==> flow/design.v (excerpt) <==
module  SOBEL(clk,reset,busy,ready,iaddr,idata,cdata_rd,cdata_wr,caddr_rd,caddr_wr,cwr,crd,csel	);
For scale: roughly 1400 cells after synthesis, ~160 flip-flops, about 81 I/O pins, ~12000 sq um of cells after synthesis.
Settings: LEC_CHECK=0, CAP_MARGIN=20, CORE_ASPECT_RATIO=0.93, CORE_MARGIN=9, CORE_UTILIZATION=26, CTS_CLUSTER_DIAMETER=203, SLEW_MARGIN=25; clock period 9.6 ns.
run.sh (not shown) runs the stock make flow with config.mk's settings and CLKGATE_MAP_FILE=.
The starting point finished clean.
Then changed:
- CORE_ASPECT_RATIO: 0.93 -> not set
- CORE_MARGIN: 9 -> 7
- CORE_UTILIZATION: 26 -> 58
- CTS_CLUSTER_DIAMETER: 203 -> 393
- CTS_CLUSTER_SIZE: not set -> 95
- PLACE_DENSITY: not set -> 0.35
- SLEW_MARGIN: 25 -> 20
- TNS_END_PERCENT: not set -> 10
- die size goes down by well over a third
- final cell count goes down by about a fifth
- worst setup slack got worse by 0.018 ns
- area after synthesis stays the same
- non-clock buffer count goes up by 1
- wire length goes down by a few percent
- cell area goes down by a few percent
- via count goes down slightly
Then changed:
- CORE_MARGIN: 7 -> 2
- CORE_UTILIZATION: 58 -> 56
- PLACE_DENSITY: 0.35 -> 0.86
- TNS_END_PERCENT: 10 -> 15
- core utilization is lower by 2.8 points
- worst setup slack gets better by 0.0074 ns
- wire length goes up by 0.81%
- area after synthesis is unchanged
- design area came out lower by about 0.75%
- global-route usage rose by 2.0 points
- register-to-register slack barely changes
- sequential share of layout area goes up by 0.23 points
- hold slack improved by 0.0048 ns
Then changed:
- CELL_PAD_IN_SITES_DETAIL_PLACEMENT: not set -> 1
- CELL_PAD_IN_SITES_GLOBAL_PLACEMENT: not set -> 3
- CORE_UTILIZATION: 56 -> 40
- CTS_CLUSTER_DIAMETER: 393 -> 55
- CTS_CLUSTER_SIZE: 95 -> not set
- PLACE_DENSITY: 0.86 -> not set
- TNS_END_PERCENT: 15 -> not set
After rerunning: The changed run produced a clean layout. Routed wire length grows by 15%. Final area rises by 3.8%. Non-clock buffer count rose by 36. Sequential cell count does not change. Final cell count came out higher by about 9%. Die area rises by about 40%. Fmax drops by about 0.6%. Synthesized cell count does not change.
Then changed:
- ABC_AREA: not set -> 1
- CAP_MARGIN: 20 -> 0
- CELL_PAD_IN_SITES_GLOBAL_PLACEMENT: 3 -> 0
- CTS_CLUSTER_DIAMETER: 55 -> 300
- GPL_TIMING_DRIVEN: not set -> 1
- MAX_ROUTING_LAYER: not set -> met4
- MIN_ROUTING_LAYER: not set -> met2
- PLACE_DENSITY_LB_ADDON: not set -> 0.28
- SETUP_SLACK_MARGIN: not set -> 2.82
- SLEW_MARGIN: 20 -> 35
- TNS_END_PERCENT: not set -> 90
Result:
- This time the run aborted during 5_1_grt with GRT-0232
- synthesized cell count goes up by a quarter to a third
- area after synthesis goes up by a few percent
- die area goes up by a few percent


Starting RTL as in the previous note.
clock: 9.87 ns
lec_check: 0
abc_area: 1
cap_margin: 20
core_margin: 2
core_utilization: 70
setup_slack_margin: 1.89
slew_margin: 20
The first run completed, yet does not pass: negative setup slack.
Change:
- ABC_AREA: 1 -> unset
- CORE_UTILIZATION: 70 -> 56
- SETUP_SLACK_MARGIN: 1.89 -> 1.51
- clock period: 9.87 -> 5.18 ns (I/O delays scaled with it)
The new run finished with negative setup slack left.
Final cell count falls by 7.6%.
Worst hold slack gets worse by 0.0077 ns.
Area after synthesis falls by 4.6%.
Change:
- CORE_UTILIZATION: 56 -> 72
- PLACE_DENSITY: unset -> 0.81
- SETUP_SLACK_MARGIN: 1.51 -> unset
- clock period: 5.18 -> 8.66 ns (I/O delays scaled with it)
=>
- The changed run produced a layout that fails on negative setup slack
- via count rises by 15%
- sequential cell count is unchanged
- cell area falls by 5.8%
- die area falls by 22%
- area after synthesis is unchanged
Change:
- ABC_AREA: unset -> 1
- CTS_CLUSTER_DIAMETER: unset -> 236
- clock period: 8.66 -> 7.92 ns (I/O delays scaled with it)
The new run did not get past global routing (GRT-0232).
Synthesized cell count is higher by 24%.
Die size is higher by 4.7%.
Area after synthesis is higher by 4.9%.
Change:
- ABC_AREA: 1 -> unset
- CORE_UTILIZATION: 72 -> 40
- CTS_CLUSTER_DIAMETER: 236 -> unset
- PLACE_DENSITY: 0.81 -> unset
- clock period: 7.92 -> 9.3 ns (I/O delays scaled with it)
- With this change the flow ran to the end with no violations
- area after synthesis went down by 4.6%
- synthesized cell count went down by 19%
- die size went up by 69%
Change:
- CORE_ASPECT_RATIO: unset -> 0.5
- CORE_UTILIZATION: 40 -> 62
- clock period: 9.3 -> 4.47 ns (I/O delays scaled with it)
What happened: This time the run finished but failed the layout checks on negative setup slack; non-clock buffer count came out higher by 201; first-iteration DRC count came out higher to 3.3 times its value; fmax came out higher slightly; setup slack gets worse by 4.7 ns; synthesized cell count does not change; wire length came out higher by well over a third; design area came out higher by roughly a tenth; die size came out lower by a quarter to a third.
